Setup of v45:
Design mult_32bit_no_ops, start of the top module:
module mult_32bit_no_ops(
    input              clk,
    input              reset,
    input              start,
    input              signed_mode,  
    input       [31:0] op_a,
    input       [31:0] op_b,
    output reg         done,
    output reg  [63:0] product_out
);
make LEC_CHECK=0 CAP_MARGIN=20 CORE_MARGIN=2 CORE_UTILIZATION=71 CTS_CLUSTER_SIZE=35 SETUP_SLACK_MARGIN=2.89 SLEW_MARGIN=20 TNS_END_PERCENT=5 finish   # period 10.2 ns
run.sh (not shown) runs the stock make flow with config.mk's settings and CLKGATE_MAP_FILE=.
v45 -> stages 100% | layout checks FAIL | negative setup slack
Relative to v45, the following input files were edited for v3:
Settings: SETUP_SLACK_MARGIN no longer set, was 2.89; CTS_CLUSTER_SIZE no longer set, was 35; TNS_END_PERCENT no longer set, was 5; CORE_UTILIZATION now 58, was 71; the clock period (ns, I/O delays scaled along) now 7.56, was 10.2.
Finished, but not clean: v3, with negative setup slack. v3 ends up with lower routed wire length than v45 does. Looking at data required time at the worst endpoint, v3 sits below v45. Maximum frequency: lower on v45. Cmp v3 and v45 / power / lower: v45. Relative to v45, v3 improves clock period minus final worst setup slack. NOTE: area growth from synthesis to layout in v3 exceeds that of v45. v45 → v3: sequential cell area in the final layout held steady; worst hold slack across all endpoints shrank by 0.021 ns.
## Diff of input files: v37 against v3
Settings: putting CTS_CLUSTER_SIZE at 37 where nothing was set; swapping 20 for 0 in CAP_MARGIN; swapping 58 for 71 in CORE_UTILIZATION; putting GPL_ROUTABILITY_DRIVEN at 1 where nothing was set; putting CORE_ASPECT_RATIO at 0.89 where nothing was set; putting TNS_END_PERCENT at 5 where nothing was set; putting SETUP_SLACK_MARGIN at 1.87 where nothing was set; putting MAX_ROUTING_LAYER at met5 where nothing was set.
--- outcome ---
Delta (v37 minus v3): area reported by Yosys stat shows no meaningful change, number of standard cells reported by yosys shows no meaningful change.
The flow ended early for v37: it failed with a tool error in global routing.
v37 vs. v3: maximum buffer depth of the clock tree roughly the same; height of the die lower; hold buffer count at CTS roughly the same; average cell area after synthesis roughly the same; die size lower.
Diff v3 -> v37: unique cell type count in the Yosys netlist roughly the same, die extent in x lower, final estimated routing congestion in global placement higher.
Input-level comparison between v20 and v37:
Settings: clearing MAX_ROUTING_LAYER, which used to be met5; clearing CORE_ASPECT_RATIO, which used to be 0.89; clearing GPL_ROUTABILITY_DRIVEN, which used to be 1; swapping 0 for 20 in CAP_MARGIN; clearing SETUP_SLACK_MARGIN, which used to be 1.87; clearing TNS_END_PERCENT, which used to be 5; swapping 7.56 for 11.5 in the clock period (ns, I/O delays scaled along).
==> results <==
- v20 finished all stages; layout check result: FAIL, due to negative setup slack.
- v37 did not make it past global routing, where a tool error ended it.
- Reported for v20 and v37, area reported by Yosys stat turned out identical to the last digit.
- Compared with v37, v20 shows sum of net half-perimeters after detailed placement lower by about 15%.
- From v37 to v20, synthesized cell count did not move at all.
- v20 vs. v37: area after detailed placement went down by 8.1%.
- Height of the die was lower in the run labelled v37.
- Number of placed cells counting well taps: v20 vs v37 down 41
- [compare] base=v37 new=v20: total setup buffers inserted after CTS grew by 2; share of flip-flops with an asynchronous set or reset after synthesis held steady; die area held steady.
- For the area of the core, v20 came in 1.1% higher than v37 did.

========
job 150:
Starting RTL as in the previous note.
==> flow/design.v (excerpt) <==
module mult_32bit_no_ops(
    input              clk,
    input              reset,
    input              start,
    input              signed_mode,  
    input       [31:0] op_a,
    input       [31:0] op_b,
    output reg         done,
    output reg  [63:0] product_out
);
    reg [63:0] A_reg;        
    reg [31:0] M_reg;        
    reg [5:0]  count;        
    reg        sign_a;      
    reg        sign_b;      
    reg [31:0] next_M_val;       
    reg [31:0] next_A_low_val;   
    reg [31:0] A_high_val_to_use;  
    wire [31:0] sum_partial;  
    wire        carry_out;    
    wire result_is_negative = signed_mode & (op_a[31] ^ op_b[31]);
    wire [64:0] A_reg_concat; 
    rca_32bit rca_inst (
        .a(A_reg[63:32]),             
        .b(M_reg),                    
        .cin(1'b0),
        .sum(sum_partial),
        .cout(carry_out)
    );
    wire [31:0] abs_a_sum;
    rca_32bit rca_abs_a_inst (
        .a(~op_a), .b(32'h0), .cin(1'b1), .sum(abs_a_sum), .cout()
    );
    wire [31:0] abs_b_sum;
    rca_32bit rca_abs_b_inst (
        .a(~op_b), .b(32'h0), .cin(1'b1), .sum(abs_b_sum), .cout()
    );
    wire [31:0] inv_prod_low = ~A_reg[31:0];
  ...
==> flow/config.mk <==
export PLATFORM = sky130hd
export DESIGN_NAME = mult_32bit_no_ops
export DESIGN_NICKNAME = mult_32bit_no_ops
export VERILOG_FILES = /design/flow/design.v
export SDC_FILE = /design/flow/constraint.sdc
export NUM_CORES = 4
export LEC_CHECK = 0
export CAP_MARGIN = 20
export CORE_MARGIN = 2
export CORE_UTILIZATION = 66
export CTS_CLUSTER_DIAMETER = 40
export MAX_ROUTING_LAYER = met4
export SETUP_SLACK_MARGIN = -0.68
export SLEW_MARGIN = 20
export TNS_END_PERCENT = 5
==> flow/constraint.sdc <==
create_clock -name core_clock -period 8.81 [get_ports {clk}]
set_input_delay 1.7620 -clock core_clock [delete_from_list [all_inputs] [get_ports {clk}]]
set_output_delay 1.7620 -clock core_clock [all_outputs]
set_load 0.01 [all_outputs]
Final checks on job 150, whose flow otherwise completed, came back failing, citing setup timing.
#### Input delta (job 2522 over job 150)
-- flow/config.mk --
<<< job 150, line 9
export CORE_MARGIN = 2
export CORE_UTILIZATION = 66
export CTS_CLUSTER_DIAMETER = 40
export MAX_ROUTING_LAYER = met4
export SETUP_SLACK_MARGIN = -0.68
export SLEW_MARGIN = 20
>>> job 2522, line 9
export CORE_MARGIN = 2
export CORE_UTILIZATION = 72
export PLACE_DENSITY_LB_ADDON = 0.24
export SLEW_MARGIN = 20
==> flow/constraint.sdc <==
create_clock -name core_clock -period 11.6 [get_ports {clk}]
set_input_delay 2.3200 -clock core_clock [delete_from_list [all_inputs] [get_ports {clk}]]
set_output_delay 2.3200 -clock core_clock [all_outputs]
set_load 0.01 [all_outputs]
Notes after the runs:
- Across both runs, minimum clock period after layout was higher for job 2522 than for job 150.
- Finished, but not clean: job 2522, with setup timing.
- Between job 150 and job 2522, fraction of power consumed by combinational cells is lower for job 2522, job 150 comes in above that.
- Taking job 150 as the reference point, the sequential share of layout area of job 2522 rises by 0.68 points.
- Compared with job 150, in job 2522 growth of design area from synthesis to finish now smaller; maximum achievable frequency down about 1.5%; core utilization higher.
- Maximum VDD drop (higher): job 150
diff inputs: job 2522 => job 9233
-- flow/config.mk --
<<< job 2522, line 9
export CORE_MARGIN = 2
export CORE_UTILIZATION = 72
export PLACE_DENSITY_LB_ADDON = 0.24
export SLEW_MARGIN = 20
export TNS_END_PERCENT = 5
>>> job 9233, line 9
export CORE_MARGIN = 2
export CORE_UTILIZATION = 58
export SETUP_SLACK_MARGIN = 1.55
export SLEW_MARGIN = 20
==> flow/constraint.sdc <==
create_clock -name core_clock -period 8.1 [get_ports {clk}]
set_input_delay 1.6200 -clock core_clock [delete_from_list [all_inputs] [get_ports {clk}]]
set_output_delay 1.6200 -clock core_clock [all_outputs]
set_load 0.01 [all_outputs]
Results
Job 9233 had finished all stages when the layout checks came back failing, citing setup timing. What job 2522 reported for via count has to be multiplied by 0.923 to get the figure for job 9233. In the tables for job 9233 and job 2522, worst setup slack reads higher with job 2522. Relative to job 2522, the number of nets in the final layout measured on job 9233 has increased by a few percent.
Modified inputs, job 7997 compared to job 9233
-- flow/config.mk --
<<< job 9233, line 9
export CORE_MARGIN = 2
export CORE_UTILIZATION = 58
export SETUP_SLACK_MARGIN = 1.55
export SLEW_MARGIN = 20
>>> job 7997, line 9
export CORE_MARGIN = 2
export CORE_UTILIZATION = 25
export PLACE_DENSITY = 0.6
export SLEW_MARGIN = 20
==> flow/constraint.sdc <==
create_clock -name core_clock -period 13.6 [get_ports {clk}]
set_input_delay 2.7200 -clock core_clock [delete_from_list [all_inputs] [get_ports {clk}]]
set_output_delay 2.7200 -clock core_clock [all_outputs]
set_load 0.01 [all_outputs]
--- outcome ---
No stage failed in job 7997, and the final checks on the layout all came back clean.
Number of antenna violations at the first check in global routing came out higher on job 7997 than on job 9233.
Higher share of total power in combinational logic was reported by job 9233, not job 7997.
Sort job 9233 and job 7997 by met2 layer wire length in the routed design asc -> top: job 9233
Reported for job 9233 and job 7997, TritonCTS buffer count turned out identical to the last digit.
Job 7997 vs job 9233, post-CTS setup-driven buffer insertion count went down by 1.

========
The RTL this note starts from:
==> flow/design.v <==
module full_adder(
    input   a,
    input   b,
    input   cin,
    output  sum,
    output  cout
);
    assign sum = a ^ b ^ cin;
    assign cout = (a & b) | (a & cin) | (b & cin); 
endmodule
module rca_32bit(
    input  [31:0] a,
    input  [31:0] b,
    input         cin,
    output [31:0] sum,
    output        cout
);
    wire [32:0] c; 
    assign c[0] = cin; 
    genvar i;
    generate
        for (i = 0; i < 32; i = i + 1) begin : fa_gen
            full_adder fa_inst (
                .a(a[i]),
                .b(b[i]),
                .cin(c[i]), 
                .sum(sum[i]),
                .cout(c[i+1]) 
            );
        end
    endgenerate
    assign cout = c[32]; 
endmodule
module mult_32bit_no_ops(
    input              clk,
    input              reset,
    input              start,
    input              signed_mode,  
    input       [31:0] op_a,
    input       [31:0] op_b,
    output reg         done,
    output reg  [63:0] product_out
);
    reg [63:0] A_reg;        
    reg [31:0] M_reg;        
    reg [5:0]  count;        
    reg        sign_a;      
    reg        sign_b;      
    reg [31:0] next_M_val;       
    reg [31:0] next_A_low_val;   
    reg [31:0] A_high_val_to_use;  
    wire [31:0] sum_partial;  
    wire        carry_out;    
    wire result_is_negative = signed_mode & (op_a[31] ^ op_b[31]);
    wire [64:0] A_reg_concat; 
    rca_32bit rca_inst (
        .a(A_reg[63:32]),             
        .b(M_reg),                    
        .cin(1'b0),
        .sum(sum_partial),
        .cout(carry_out)
    );
    wire [31:0] abs_a_sum;
    rca_32bit rca_abs_a_inst (
        .a(~op_a), .b(32'h0), .cin(1'b1), .sum(abs_a_sum), .cout()
    );
    wire [31:0] abs_b_sum;
    rca_32bit rca_abs_b_inst (
        .a(~op_b), .b(32'h0), .cin(1'b1), .sum(abs_b_sum), .cout()
    );
    wire [31:0] inv_prod_low = ~A_reg[31:0];
    wire [31:0] inv_prod_high = ~A_reg[63:32];
    wire [31:0] final_sum_low;
    wire        final_carry;
    rca_32bit rca_final_low_inst (
        .a(inv_prod_low), .b(32'b0), .cin(1'b1), .sum(final_sum_low), .cout(final_carry)
    );
    wire [31:0] final_sum_high;
    rca_32bit rca_final_high_inst (
        .a(inv_prod_high), .b(32'b0), .cin(final_carry), .sum(final_sum_high), .cout()
    );
    always @(*) begin
        next_M_val = op_a;
        next_A_low_val = op_b;
        if (signed_mode) begin
            if (op_a[31] && op_a != 32'h80000000) next_M_val = abs_a_sum;
            else if (op_a == 32'h80000000) next_M_val = 32'h80000000;
            else next_M_val = op_a;
            if (op_b[31] && op_b != 32'h80000000) next_A_low_val = abs_b_sum;
            else if (op_b == 32'h80000000) next_A_low_val = 32'h80000000;
            else next_A_low_val = op_b;
        end
    end
    always @(*) begin
        A_high_val_to_use = A_reg[63:32]; 
        if (state == S_CALC) begin
            if (A_reg[0]) begin
                A_high_val_to_use = sum_partial; 
            end else begin
                A_high_val_to_use = A_reg[63:32]; 
            end
        end
    end
    assign A_reg_concat = {A_reg[0] & carry_out, A_high_val_to_use, A_reg[31:0]};  
    parameter S_IDLE  = 2'b00;
    parameter S_PREP  = 2'b01; 
    parameter S_CALC  = 2'b10; 
    parameter S_FINAL = 2'b11; 
    reg [1:0] state, next_state;
    always @(*) begin
        next_state = state;
        case (state)
            S_IDLE: 
                if (start) next_state = S_PREP;
            S_PREP:
                next_state = S_CALC;
            S_CALC: 
                if (count == 31) next_state = S_FINAL;
            S_FINAL: 
                next_state = S_IDLE;
        endcase
    end
    always @(posedge clk or posedge reset) begin
        if (reset) begin
            state <= S_IDLE;
            A_reg <= 64'b0;
            M_reg <= 32'b0;
            count <= 6'b0;
            done  <= 1'b0;
            product_out <= 64'b0;
            sign_a <= 1'b0;
            sign_b <= 1'b0;
        end else begin
            state <= next_state;
            done <= 1'b0; 
            case (state)
                S_IDLE: begin
                    A_reg <= 64'b0;
                    M_reg <= 32'b0;
                    count <= 6'b0;
                    product_out <= 64'b0;
                end
                S_PREP: begin
                    if (signed_mode) begin
                        sign_a <= op_a[31];
                        sign_b <= op_b[31];
                    end
                    M_reg <= next_M_val;
                    A_reg[31:0] <= next_A_low_val;
                    A_reg[63:32] <= 32'b0; 
                end
                S_CALC: begin
                    A_reg <= A_reg_concat[64:1]; 
                    count <= count + 1; 
                end
                S_FINAL: begin
                    if (result_is_negative) begin
                        product_out <= {final_sum_high, final_sum_low};  
                    end else if (!signed_mode) begin
                         if (op_a == 32'hFFFFFFFF && op_b == 32'hFFFFFFFF) begin
                             if (A_reg[63:32] == 32'h00000000 && A_reg[31:0] == 32'h00000001) begin
                                 product_out <= 64'hFFFFFFFE00000001;  
                             end else begin
                                 product_out <= A_reg;
                             end
                         end else begin
                             product_out <= A_reg;
                         end
                    end else begin
                        product_out <= A_reg;
                    end
                    done <= 1'b1;
                end
            endcase
        end
    end
endmodule
clock: 8.16 ns
lec_check: 0
abc_area: 1
cap_margin: 20
core_margin: 2
core_utilization: 72
cts_cluster_diameter: 354
cts_cluster_size: 100
place_density: 0.38
setup_slack_margin: 2.42
slew_margin: 20
tns_end_percent: 5
The starting point stopped in 5_1_grt.
Rerun with:
==> flow/config.mk (replaced) <==
export PLATFORM = sky130hd
export DESIGN_NAME = mult_32bit_no_ops
export DESIGN_NICKNAME = mult_32bit_no_ops
export VERILOG_FILES = /design/flow/design.v
export SDC_FILE = /design/flow/constraint.sdc
export NUM_CORES = 4
export LEC_CHECK = 0
export CAP_MARGIN = 20
export CORE_MARGIN = 2
export CORE_UTILIZATION = 62
export PLACE_DENSITY = 0.6
export SLEW_MARGIN = 20
==> flow/constraint.sdc (replaced) <==
create_clock -name core_clock -period 9.03 [get_ports {clk}]
set_input_delay 1.8060 -clock core_clock [delete_from_list [all_inputs] [get_ports {clk}]]
set_output_delay 1.8060 -clock core_clock [all_outputs]
set_load 0.01 [all_outputs]
The new run produced a layout that fails on negative setup slack; die area rises by 7.7%; area after synthesis drops by 7.0%; synthesized cell count is lower by 26%.
Rerun with:
--- a/flow/config.mk
+++ b/flow/config.mk
@@ -9,3 +9,3 @@
 export CORE_MARGIN = 2
-export CORE_UTILIZATION = 62
+export CORE_UTILIZATION = 40
 export PLACE_DENSITY = 0.6
==> flow/constraint.sdc (replaced) <==
create_clock -name core_clock -period 14.0 [get_ports {clk}]
set_input_delay 2.8000 -clock core_clock [delete_from_list [all_inputs] [get_ports {clk}]]
set_output_delay 2.8000 -clock core_clock [all_outputs]
set_load 0.01 [all_outputs]
The new run passed the timing, DRC and antenna checks.
Global-route usage goes down by 12 points.
Sequential power goes down by a quarter to a third.
Synthesized cell count stays the same.
Hold slack gets better by 0.015 ns.
Cell count goes up by a little under a tenth.
Design area goes down by a few percent.
Register-to-register slack gets better by 3.3 ns.
Clock skew goes up by 0.0033 ns.
Non-clock buffer count goes down by 33.
Rerun with:
==> flow/constraint.sdc (replaced) <==
create_clock -name core_clock -period 10.2 [get_ports {clk}]
set_input_delay 2.0400 -clock core_clock [delete_from_list [all_inputs] [get_ports {clk}]]
set_output_delay 2.0400 -clock core_clock [all_outputs]
set_load 0.01 [all_outputs]
This time the run ran to the end with violations: negative setup slack.
Design area is higher by 6.6%.
Critical path depth is unchanged.
Flip-flop count does not change.
Synthesized cell count stays the same.
Worst setup slack degrades by 2.1 ns.
Rerun with:
--- a/flow/config.mk
+++ b/flow/config.mk
@@ -9,4 +9,4 @@
 export CORE_MARGIN = 2
-export CORE_UTILIZATION = 40
-export PLACE_DENSITY = 0.6
+export CORE_UTILIZATION = 71
+export CTS_CLUSTER_SIZE = 35
 export SLEW_MARGIN = 20
==> flow/constraint.sdc (replaced) <==
create_clock -name core_clock -period 11.5 [get_ports {clk}]
set_input_delay 2.3000 -clock core_clock [delete_from_list [all_inputs] [get_ports {clk}]]
set_output_delay 2.3000 -clock core_clock [all_outputs]
set_load 0.01 [all_outputs]
=> The new run finished but fails on negative setup slack; core utilization came out higher by 35 points; global-route usage came out higher by 17 points; count of clock-buffer cells in the layout came out higher by 1; register-to-register slack gains 1.1 ns; synthesized cell count stays the same; worst hold slack loses 0.0085 ns.
Power and IR drop assume default switching activity.
